Setup of run A:
Design SHA256, start of the top module:
module SHA256(
clk,
rst_n,
valid_in,
valid_out,
message,
Hash_result);
For scale: about 8000 cells after synthesis, about 1400 flip-flops, ~77000 µm² of cells after synthesis.
make LEC_CHECK=0 CAP_MARGIN=20 CORE_MARGIN=2 CORE_UTILIZATION=70 CTS_CLUSTER_SIZE=40 SLEW_MARGIN=20 finish   # period 6.16 ns
run.sh (not shown) runs the stock make flow with config.mk's settings and CLKGATE_MAP_FILE=.
global routing (5_1_grt): run A exited with error
Modified inputs, run B compared to run A
# run A
export LEC_CHECK = 0
export CAP_MARGIN = 20
export CORE_MARGIN = 2
export CORE_UTILIZATION = 70
export CTS_CLUSTER_SIZE = 40
export SLEW_MARGIN = 20
create_clock -name core_clock -period 6.16 [get_ports {clk}]
# run B
export LEC_CHECK = 0
export ABC_AREA = 0
export CAP_MARGIN = 0
export CELL_PAD_IN_SITES_GLOBAL_PLACEMENT = 0
export CORE_ASPECT_RATIO = 0.89
export CORE_MARGIN = 2
export CORE_UTILIZATION = 72
export CTS_CLUSTER_DIAMETER = 364
export CTS_CLUSTER_SIZE = 40
export HOLD_SLACK_MARGIN = -0.09
export PLACE_DENSITY_LB_ADDON = 0.07
export SETUP_SLACK_MARGIN = 1.31
export SLEW_MARGIN = 20
export TNS_END_PERCENT = 40
create_clock -name core_clock -period 4.43 [get_ports {clk}]
## What came out
Of the runs run A and run B, none of them finished clean.
Stage in which a tool error killed run B: global routing (5_1_grt).
Tool error ODB-0269 stopped run A during global routing (5_1_grt); no final results.
The number of H-tree branching levels of run B is lower than that of run A.
Diff run A -> run B: number of post-CTS setup repair buffers went up by 22, floorplan die area down 2.7%.
Re estimated wirelength of the detail-placed design: run A was higher than run B.
Run A has a lower floorplan utilization than run B.
The die outline height of run B is lower than that of run A.
Relative to run B, the following input files were edited for run C:
# run B
export LEC_CHECK = 0
export ABC_AREA = 0
export CAP_MARGIN = 0
export CELL_PAD_IN_SITES_GLOBAL_PLACEMENT = 0
export CORE_ASPECT_RATIO = 0.89
export CORE_MARGIN = 2
export CORE_UTILIZATION = 72
export CTS_CLUSTER_DIAMETER = 364
export CTS_CLUSTER_SIZE = 40
export HOLD_SLACK_MARGIN = -0.09
export PLACE_DENSITY_LB_ADDON = 0.07
export SETUP_SLACK_MARGIN = 1.31
export SLEW_MARGIN = 20
export TNS_END_PERCENT = 40
create_clock -name core_clock -period 4.43 [get_ports {clk}]
# run C
export LEC_CHECK = 0
export CAP_MARGIN = 5
export CELL_PAD_IN_SITES_GLOBAL_PLACEMENT = 0
export CORE_MARGIN = 2
export CORE_UTILIZATION = 70
export CTS_CLUSTER_DIAMETER = 362
export HOLD_SLACK_MARGIN = -0.08
export SETUP_SLACK_MARGIN = -0.33
export SLEW_MARGIN = 20
export TNS_END_PERCENT = 80
create_clock -name core_clock -period 5.3 [get_ports {clk}]
## What came out
Run C finished all stages; however, its layout fails the closing checks, the failures being setup timing.
Of run C and run B, run B shows the higher placement-stage cell area, with run C below it.
Core box area of run C exceeds that of run B by a few percent.
In run C relative to run B, die span in y had gone up by a little under 10%.
Between run C and run B, depth of the CTS H-tree is lower for run B, run C comes in above that.
HPWL after detailed placement: run C and run B compared, lower one is run B
Note that the global placer's final weighted congestion recorded for run B amounts to 1.3 times the value seen in run C.
Going from run B to run C, total CTS buffers grew by more than 100%.
The inputs of run D differ from those of run C as listed below.
# run C
export LEC_CHECK = 0
export CAP_MARGIN = 5
export CELL_PAD_IN_SITES_GLOBAL_PLACEMENT = 0
export CORE_MARGIN = 2
export CORE_UTILIZATION = 70
export CTS_CLUSTER_DIAMETER = 362
export HOLD_SLACK_MARGIN = -0.08
export SETUP_SLACK_MARGIN = -0.33
export SLEW_MARGIN = 20
export TNS_END_PERCENT = 80
create_clock -name core_clock -period 5.3 [get_ports {clk}]
# run D
export LEC_CHECK = 0
export CAP_MARGIN = 5
export CORE_MARGIN = 2
export CORE_UTILIZATION = 70
export CTS_CLUSTER_SIZE = 56
export HOLD_SLACK_MARGIN = -0.08
export SETUP_SLACK_MARGIN = -0.33
export SLEW_MARGIN = 20
create_clock -name core_clock -period 5.73 [get_ports {clk}]
Findings:
- Diff run D..run C | die size | unchanged
- In the reports for run D and run C, the smaller worst slack at placement belongs to run C.
- Comparing run D with run C, the final estimated routing congestion in global placement came out essentially unchanged.
- Completing all stages was not enough for run C: its layout failed the final checks because of setup timing.
- No final results exist for run D, since it was stopped by error ODB-0269 during global routing (5_1_grt).
- Changes observed in run D relative to run C: total placed cells including tap cells saw a decrease; placed instance area saw a decrease; number of gates resized after CTS saw a decrease; HPWL after detailed placement saw little to no change.
Modified inputs, run E compared to run D
# run D
export LEC_CHECK = 0
export CAP_MARGIN = 5
export CORE_MARGIN = 2
export CORE_UTILIZATION = 70
export CTS_CLUSTER_SIZE = 56
export HOLD_SLACK_MARGIN = -0.08
export SETUP_SLACK_MARGIN = -0.33
export SLEW_MARGIN = 20
create_clock -name core_clock -period 5.73 [get_ports {clk}]
# run E
export LEC_CHECK = 0
export CAP_MARGIN = 25
export CELL_PAD_IN_SITES_GLOBAL_PLACEMENT = 1
export CORE_MARGIN = 2
export CORE_UTILIZATION = 40
export SETUP_SLACK_MARGIN = -0.01
export SLEW_MARGIN = 20
create_clock -name core_clock -period 10.0 [get_ports {clk}]
### Flow results
- Of run D and run E, just one finished clean: run E.
- Run D | ERROR | global routing (5_1_grt)
- The width of the die in run E is 1.3 times that in run D.
- Diff run D -> run E: routability congestion estimate saw a decrease, pre-CTS worst setup slack went up by 2730 ps, count of flip-flops with a built-in enable after synthesis barely changed, placed wire-length estimate +4.7%.
- Per the comparison of run E with run D, synthesis-stage register bit count closely matched the old numbers, TritonCTS buffer count up 13%, floorplan die area now sits higher.


Starting RTL as in the previous note.
clock: 4.67 ns
lec_check: 0
cap_margin: 25
cell_pad_in_sites_global_placement: 1
core_margin: 2
core_utilization: 32
cts_cluster_diameter: 331
gpl_routability_driven: 1
gpl_timing_driven: 0
max_routing_layer: met5
place_density_lb_addon: 0.13
setup_slack_margin: -0.01
slew_margin: 25
The starting point reached the layout checks and failed them: setup timing.
==> next run, changes <==
ABC_AREA = 1   (was unset)
CAP_MARGIN = 20   (was 25)
CELL_PAD_IN_SITES_GLOBAL_PLACEMENT = 0   (was 1)
CORE_UTILIZATION = 72   (was 32)
CTS_CLUSTER_DIAMETER = unset   (was 331)
CTS_CLUSTER_SIZE = 40   (was unset)
GPL_ROUTABILITY_DRIVEN = unset   (was 1)
GPL_TIMING_DRIVEN = unset   (was 0)
MAX_ROUTING_LAYER = unset   (was met5)
PLACE_DENSITY_LB_ADDON = 0.07   (was 0.13)
SETUP_SLACK_MARGIN = 0.74   (was -0.01)
SLEW_MARGIN = 20   (was 25)
TNS_END_PERCENT = 40   (was unset)
clock period = 4.43 ns   (was 4.67 ns; I/O delays follow)
- The changed run died in global routing with GRT-0116
- area after synthesis increases by 4.8%
- die size decreases by 53%
- synthesized cell count climbs by 23%
